==> flow/design.v (excerpt) <==
module FM_demodulator
          (
           clk,
           reset,
           clk_enable,
           inp_I,
           inp_Q,
           out_fm
          );
clock: 12.4 ns
lec_check: 0
cap_margin: 15
core_margin: 2
core_utilization: 72
cts_cluster_diameter: 207
max_routing_layer: met4
setup_slack_margin: 3.2
slew_margin: 20
run.sh (not shown) runs the stock make flow with config.mk's settings and CLKGATE_MAP_FILE=.
The baseline reached the layout checks and failed them: negative setup slack.
Rerun with:
Settings changed: CAP_MARGIN 15 to 20, CORE_UTILIZATION 72 to 26, CTS_CLUSTER_DIAMETER 207 to not set, MAX_ROUTING_LAYER met4 to not set, SETUP_SLACK_MARGIN 3.2 to not set.
Clock period 12.4 ns to 21.1 ns, I/O delays scaled along.
This time the run produced a clean layout.
Via count falls by a little under a tenth.
Critical path depth shrinks by 1.
Cell count came out higher by about a fifth.
Area after synthesis is unchanged.
Rerun with:
Settings changed: CAP_MARGIN 20 to 15, CORE_UTILIZATION 26 to 72, CTS_CLUSTER_DIAMETER set to 215, CTS_CLUSTER_SIZE set to 34.
Clock period 21.1 ns to 12.9 ns, I/O delays scaled along.
The changed run finished but failed the layout checks on negative setup slack.
Cell area came out higher by a few percent.
Area after synthesis is unchanged.
Routed wire length came out lower by a few percent.
Die area came out lower by well over a third.
Via count came out higher by a little under a tenth.
Register-to-register slack is worse by 5.4 ns.


## build 89
The RTL this note starts from:
==> flow/design.v <==
`timescale 1 ns / 1 ns
module FM_demodulator
          (
           clk,
           reset,
           clk_enable,
           inp_I,
           inp_Q,
           out_fm
          );
  input   clk;
  input   reset;
  input   clk_enable;
  input   signed [38:0] inp_I;   
  input   signed [38:0] inp_Q;   
  output  [12:0] out_fm;   
  wire enb;
  reg signed [38:0] Delay1_out1;   
  reg signed [38:0] Delay2_out1;   
  reg signed [38:0] Delay4_out1;   
  wire signed [31:0] Sum4_sub_cast;   
  wire signed [31:0] Sum4_sub_cast_1;   
  wire signed [31:0] Sum4_sub_temp;   
  wire signed [29:0] Sum4_out1;   
  wire signed [68:0] Product_mul_temp;   
  wire signed [32:0] Product_out1;   
  reg signed [38:0] Delay3_out1;   
  wire signed [30:0] Sum3_sub_cast;   
  wire signed [30:0] Sum3_sub_cast_1;   
  wire signed [30:0] Sum3_sub_temp;   
  wire signed [28:0] Sum3_out1;   
  wire signed [67:0] Product2_mul_temp;   
  wire signed [32:0] Product2_out1;   
  wire signed [31:0] Sum5_sub_cast;   
  wire signed [31:0] Sum5_sub_cast_1;   
  wire signed [31:0] Sum5_sub_temp;   
  wire [12:0] OUTPUT_rsvd;   
  reg [12:0] OUTPUT_rsvdreg;
  assign enb = clk_enable;
  always @(posedge clk or posedge reset)
    begin : Delay1_process
      if (reset == 1'b1) begin
        Delay1_out1 <= 39'sh0000000000;
      end
      else begin
        if (enb) begin
          Delay1_out1 <= inp_I;
        end
      end
    end
  always @(posedge clk or posedge reset)
    begin : Delay2_process
      if (reset == 1'b1) begin
        Delay2_out1 <= 39'sh0000000000;
      end
      else begin
        if (enb) begin
          Delay2_out1 <= inp_Q;
        end
      end
    end
  always @(posedge clk or posedge reset)
    begin : Delay4_process
      if (reset == 1'b1) begin
        Delay4_out1 <= 39'sh0000000000;
      end
      else begin
        if (enb) begin
          Delay4_out1 <= Delay2_out1;
        end
      end
    end
  assign Sum4_sub_cast = inp_Q[38:7];
  assign Sum4_sub_cast_1 = Delay4_out1[38:7];
  assign Sum4_sub_temp = Sum4_sub_cast - Sum4_sub_cast_1;
  assign Sum4_out1 = Sum4_sub_temp[29:0];
  assign Product_mul_temp = Delay1_out1 * Sum4_out1;
  assign Product_out1 = Product_mul_temp[66:34];
  always @(posedge clk or posedge reset)
    begin : Delay3_process
      if (reset == 1'b1) begin
        Delay3_out1 <= 39'sh0000000000;
      end
      else begin
        if (enb) begin
          Delay3_out1 <= Delay1_out1;
        end
      end
    end
  assign Sum3_sub_cast = inp_I[38:8];
  assign Sum3_sub_cast_1 = Delay3_out1[38:8];
  assign Sum3_sub_temp = Sum3_sub_cast - Sum3_sub_cast_1;
  assign Sum3_out1 = Sum3_sub_temp[28:0];
  assign Product2_mul_temp = Sum3_out1 * Delay2_out1;
  assign Product2_out1 = Product2_mul_temp[65:33];
  assign Sum5_sub_cast = {Product_out1[32], Product_out1[32:2]};
  assign Sum5_sub_cast_1 = {Product2_out1[32], Product2_out1[32:2]};
  assign Sum5_sub_temp = Sum5_sub_cast - Sum5_sub_cast_1;
  assign OUTPUT_rsvd = Sum5_sub_temp[29:17];
always @(posedge clk)
    begin : OUTPUT_rsvdreg_process    
        if (enb) begin
          OUTPUT_rsvdreg <= OUTPUT_rsvd;
       end
    end
  assign out_fm = OUTPUT_rsvdreg;
endmodule   
Settings: LEC_CHECK=0, ABC_AREA=1, CAP_MARGIN=20, CORE_ASPECT_RATIO=1.31, CORE_MARGIN=2, CORE_UTILIZATION=72, CTS_CLUSTER_DIAMETER=391, CTS_CLUSTER_SIZE=99, SETUP_SLACK_MARGIN=-1.14, SLEW_MARGIN=0, TNS_END_PERCENT=15; clock period 16.3 ns.
Modified inputs, build 29 compared to build 89
diff --git a/flow/config.mk b/flow/config.mk
--- a/flow/config.mk
+++ b/flow/config.mk
@@ -8 +7,0 @@
-export ABC_AREA = 1
@@ -10 +9 @@
-export CORE_ASPECT_RATIO = 1.31
+export CORE_ASPECT_RATIO = 0.5
@@ -13 +12 @@
-export CTS_CLUSTER_DIAMETER = 391
+export CTS_CLUSTER_DIAMETER = 338
@@ -15,3 +14,2 @@
-export SETUP_SLACK_MARGIN = -1.14
-export SLEW_MARGIN = 0
-export TNS_END_PERCENT = 15
+export SETUP_SLACK_MARGIN = 2.56
+export SLEW_MARGIN = 20
==> flow/constraint.sdc <==
create_clock -name core_clock -period 11.7 [get_ports {clk}]
set_input_delay 2.3400 -clock core_clock [delete_from_list [all_inputs] [get_ports {clk}]]
set_output_delay 2.3400 -clock core_clock [all_outputs]
set_load 0.01 [all_outputs]
==> results <==
Ran to the end and failed final checks on negative setup slack: build 29.
Compared with build 89, build 29 shows insertion delay at the late pin of the worst-skew pair lower by 80 ps.
Relative to build 89, routed wire length on met3 has gone down in build 29.
Compared with build 89, build 29 has less setup slack.
Compared with build 89, die outline area in build 29 decreased by a few percent.
Input changes introduced in build 90 (baseline for comparison: build 29):
diff --git a/flow/config.mk b/flow/config.mk
--- a/flow/config.mk
+++ b/flow/config.mk
@@ -9 +8,0 @@
-export CORE_ASPECT_RATIO = 0.5
@@ -11,4 +10 @@
-export CORE_UTILIZATION = 72
-export CTS_CLUSTER_DIAMETER = 338
-export CTS_CLUSTER_SIZE = 99
-export SETUP_SLACK_MARGIN = 2.56
+export CORE_UTILIZATION = 63
==> flow/constraint.sdc <==
create_clock -name core_clock -period 24.5 [get_ports {clk}]
set_input_delay 4.9000 -clock core_clock [delete_from_list [all_inputs] [get_ports {clk}]]
set_output_delay 4.9000 -clock core_clock [all_outputs]
set_load 0.01 [all_outputs]
--- outcome ---
Across build 29 and build 90, a clean result was obtained everywhere but in build 29.
Every stage of build 29 finished as expected; the final checks, on the other hand, flagged negative setup slack, which means the layout fails.
Build 90 packs its core looser than build 29.
Compared to build 29, build 90 was floorplanned on a bigger die.
On placeable core region, build 29 beats build 90.
Delta (build 90 minus build 29): number of instances in the synthesized netlist shows no meaningful change; post-route cell area fell by 9300 µm².


// FM_demodulator: RTL as listed in full above, without the edits since
Settings: LEC_CHECK=0, CAP_MARGIN=20, CORE_MARGIN=2, CORE_UTILIZATION=72, CTS_CLUSTER_SIZE=42, HOLD_SLACK_MARGIN=0.29, PLACE_DENSITY_LB_ADDON=0.0, SLEW_MARGIN=20; clock period 12.7 ns.
The starting point completed, yet does not pass: negative setup slack.
Then changed:
--- a/flow/config.mk
+++ b/flow/config.mk
@@ -8,7 +8,4 @@
 export CAP_MARGIN = 20
 export CORE_MARGIN = 2
-export CORE_UTILIZATION = 72
-export CTS_CLUSTER_SIZE = 42
-export HOLD_SLACK_MARGIN = 0.29
-export PLACE_DENSITY_LB_ADDON = 0.0
+export CORE_UTILIZATION = 40
 export SLEW_MARGIN = 20
==> flow/constraint.sdc (replaced) <==
create_clock -name core_clock -period 23.5 [get_ports {clk}]
set_input_delay 4.7000 -clock core_clock [delete_from_list [all_inputs] [get_ports {clk}]]
set_output_delay 4.7000 -clock core_clock [all_outputs]
set_load 0.01 [all_outputs]
After rerunning: This time the run completed with no timing, DRC or antenna violations. Via count fell by a few percent. Core utilization fell by 40 points. Cell area is lower by a few percent. Non-clock buffer count fell by 788. Worst setup slack is better by 5.6 ns. Wire length climbs by a few percent. Synthesized cell count stays the same. Worst hold slack loses 0.012 ns. First-iteration DRC count went down by a few percent.
Then changed:
--- a/flow/config.mk
+++ b/flow/config.mk
@@ -9,3 +9,6 @@
 export CORE_MARGIN = 2
 export CORE_UTILIZATION = 40
+export GPL_ROUTABILITY_DRIVEN = 0
+export HOLD_SLACK_MARGIN = 0.18
+export SETUP_SLACK_MARGIN = 2.01
 export SLEW_MARGIN = 20
==> flow/constraint.sdc (replaced) <==
create_clock -name core_clock -period 25.0 [get_ports {clk}]
set_input_delay 5.0000 -clock core_clock [delete_from_list [all_inputs] [get_ports {clk}]]
set_output_delay 5.0000 -clock core_clock [all_outputs]
set_load 0.01 [all_outputs]
The changed run ran to the end with no violations.
Via count is about the same.
Final area stays flat.
Critical path depth rises by 1.
Clock skew rises by 0.0059 ns.
Wire length rises slightly.
Count of clock-buffer cells in the layout rises by 1.
Hold slack stays flat.
Then changed:
==> flow/config.mk (replaced) <==
export PLATFORM = sky130hd
export DESIGN_NAME = FM_demodulator
export DESIGN_NICKNAME = FM_demodulator
export VERILOG_FILES = /design/flow/design.v
export SDC_FILE = /design/flow/constraint.sdc
export NUM_CORES = 4
export LEC_CHECK = 0
export CAP_MARGIN = 30
export CORE_ASPECT_RATIO = 1.48
export CORE_MARGIN = 10
export CORE_UTILIZATION = 40
export CTS_CLUSTER_DIAMETER = 331
export CTS_CLUSTER_SIZE = 100
export PLACE_DENSITY_LB_ADDON = 0.3
export SLEW_MARGIN = 25
export TNS_END_PERCENT = 15
What happened: Clock skew is higher by 0.015 ns; die size climbs by 7.2%; core utilization is about the same; register-to-register slack gets worse by 0.21 ns; worst hold slack gets worse by 0.021 ns.


// FM_demodulator: RTL as listed in full above, without the edits since
clock: 25.0 ns
lec_check: 0
abc_area: 1
cap_margin: 15
cell_pad_in_sites_detail_placement: 2
cell_pad_in_sites_global_placement: 2
core_aspect_ratio: 0.63
core_margin: 3
core_utilization: 40
cts_cluster_size: 69
gpl_routability_driven: 0
gpl_timing_driven: 0
max_routing_layer: met5
min_routing_layer: met2
place_density_lb_addon: 0.17
setup_slack_margin: -1.69
slew_margin: 20
tns_end_percent: 95
The starting point never finished: it broke off in 5_1_grt with GRT-0116.
Then changed:
ABC_AREA = not set   (was 1)
CAP_MARGIN = 30   (was 15)
CELL_PAD_IN_SITES_DETAIL_PLACEMENT = not set   (was 2)
CELL_PAD_IN_SITES_GLOBAL_PLACEMENT = not set   (was 2)
CORE_ASPECT_RATIO = 0.5   (was 0.63)
CORE_MARGIN = 10   (was 3)
CTS_CLUSTER_DIAMETER = 331   (was not set)
CTS_CLUSTER_SIZE = 100   (was 69)
GPL_ROUTABILITY_DRIVEN = not set   (was 0)
GPL_TIMING_DRIVEN = not set   (was 0)
MAX_ROUTING_LAYER = not set   (was met5)
MIN_ROUTING_LAYER = not set   (was met2)
PLACE_DENSITY_LB_ADDON = 0.3   (was 0.17)
SETUP_SLACK_MARGIN = not set   (was -1.69)
SLEW_MARGIN = 30   (was 20)
TNS_END_PERCENT = 15   (was 95)
Result:
- The changed run produced a clean layout
- die size goes up by 3.3%
- synthesized cell count goes down by 12%
- synthesized area goes down by 3.1%
Then changed:
CAP_MARGIN = 20   (was 30)
CELL_PAD_IN_SITES_GLOBAL_PLACEMENT = 3   (was not set)
CORE_ASPECT_RATIO = not set   (was 0.5)
CORE_MARGIN = 2   (was 10)
CTS_CLUSTER_DIAMETER = not set   (was 331)
CTS_CLUSTER_SIZE = not set   (was 100)
GPL_ROUTABILITY_DRIVEN = 0   (was not set)
GPL_TIMING_DRIVEN = 0   (was not set)
HOLD_SLACK_MARGIN = 0.18   (was not set)
MAX_ROUTING_LAYER = met5   (was not set)
PLACE_DENSITY_LB_ADDON = 0.13   (was 0.3)
SETUP_SLACK_MARGIN = 2.01   (was not set)
SLEW_MARGIN = 10   (was 30)
TNS_END_PERCENT = not set   (was 15)
Clock skew goes up by 4.5 ps.
Design area goes up by 0.85%.
Worst setup slack loses 1600 ps.
Cell count goes up by 3.7%.
Area after synthesis is unchanged.
Die size goes down by 7.0%.
Then changed:
CELL_PAD_IN_SITES_GLOBAL_PLACEMENT = not set   (was 3)
GPL_ROUTABILITY_DRIVEN = not set   (was 0)
GPL_TIMING_DRIVEN = not set   (was 0)
HOLD_SLACK_MARGIN = not set   (was 0.18)
MAX_ROUTING_LAYER = not set   (was met5)
PLACE_DENSITY_LB_ADDON = not set   (was 0.13)
SETUP_SLACK_MARGIN = not set   (was 2.01)
SLEW_MARGIN = 20   (was 10)
Outcome: The new run completed with no timing, DRC or antenna violations; wire length fell by about 18%; clock-buffer cell count does not change; die area stays the same; area after synthesis does not change; hold slack gets worse by 28 ps; worst setup slack gets better by 1400 ps; global-route usage fell by 5.5 points.


RTL: the design.v shown in full above, as it stands there.
Settings: LEC_CHECK=0, ABC_AREA=1, CAP_MARGIN=20, CELL_PAD_IN_SITES_DETAIL_PLACEMENT=0, CELL_PAD_IN_SITES_GLOBAL_PLACEMENT=3, CORE_ASPECT_RATIO=0.74, CORE_MARGIN=7, CORE_UTILIZATION=36, CTS_CLUSTER_DIAMETER=151, CTS_CLUSTER_SIZE=49, GPL_ROUTABILITY_DRIVEN=0, GPL_TIMING_DRIVEN=1, HOLD_SLACK_MARGIN=0.04, MAX_ROUTING_LAYER=met4, MIN_ROUTING_LAYER=met2, PLACE_DENSITY_LB_ADDON=0.19, SETUP_SLACK_MARGIN=3.73, SLEW_MARGIN=30, TNS_END_PERCENT=90; clock period 12.9 ns.
The starting point did not get past global routing (5_1_grt) with GRT-0116.
Then changed:
Settings changed: ABC_AREA 1 to default, CELL_PAD_IN_SITES_GLOBAL_PLACEMENT 3 to default, CORE_MARGIN 7 to 2, CORE_UTILIZATION 36 to 47, CTS_CLUSTER_SIZE 49 to 48, GPL_ROUTABILITY_DRIVEN 0 to default, HOLD_SLACK_MARGIN 0.04 to default, MIN_ROUTING_LAYER met2 to default, PLACE_DENSITY_LB_ADDON 0.19 to default, SLEW_MARGIN 30 to 10, TNS_END_PERCENT 90 to 70.
Now the flow ran to the end with violations: negative setup slack; synthesized area drops by 3.1%; die area drops by 29%; synthesized cell count drops by 12%.
Then changed:
Settings changed: ABC_AREA from default to 1, CTS_CLUSTER_SIZE 48 to 98, TNS_END_PERCENT 70 to 5.
Outcome: This time the run ran to the end with no violations; die area went up by 3.2%; synthesized area went up by 3.2%; non-clock buffer count went up by 393; maximum frequency went up by 16%; worst setup slack improves by 2100 ps; count of clock-buffer cells in the layout does not change; design area went up by 5.9%; global-route usage went up by 6.9 points; routed wire length went up by 29%; register-to-register slack improves by 2300 ps; first-iteration DRC count went up by 67%.
Then changed:
Settings changed: ABC_AREA 1 to 0, CAP_MARGIN 20 to 10, CELL_PAD_IN_SITES_DETAIL_PLACEMENT 0 to 2, CELL_PAD_IN_SITES_GLOBAL_PLACEMENT from default to 1, CORE_MARGIN 2 to 7, CORE_UTILIZATION 47 to 36, CTS_CLUSTER_SIZE 98 to 49, GPL_ROUTABILITY_DRIVEN from default to 0, HOLD_SLACK_MARGIN from default to 0.04, MIN_ROUTING_LAYER from default to met2, PLACE_DENSITY_LB_ADDON from default to 0.19, SLEW_MARGIN 10 to 30, TNS_END_PERCENT 5 to 90.
Outcome:
- This time the run completed and failed the layout checks on negative setup slack
- global-route usage went up by 7.3 points
- clock skew grows by 21 ps
- setup slack degrades by 2700 ps
- via count climbs by 24%
- sequential share of layout area came out higher by 0.16 points
- cell area came out lower by 3.5%
- wire length grows by 6.7%
- die area is higher by 32%
- hold slack gains 44 ps
- core utilization decreases by 13 points
- non-clock buffer count drops by 300
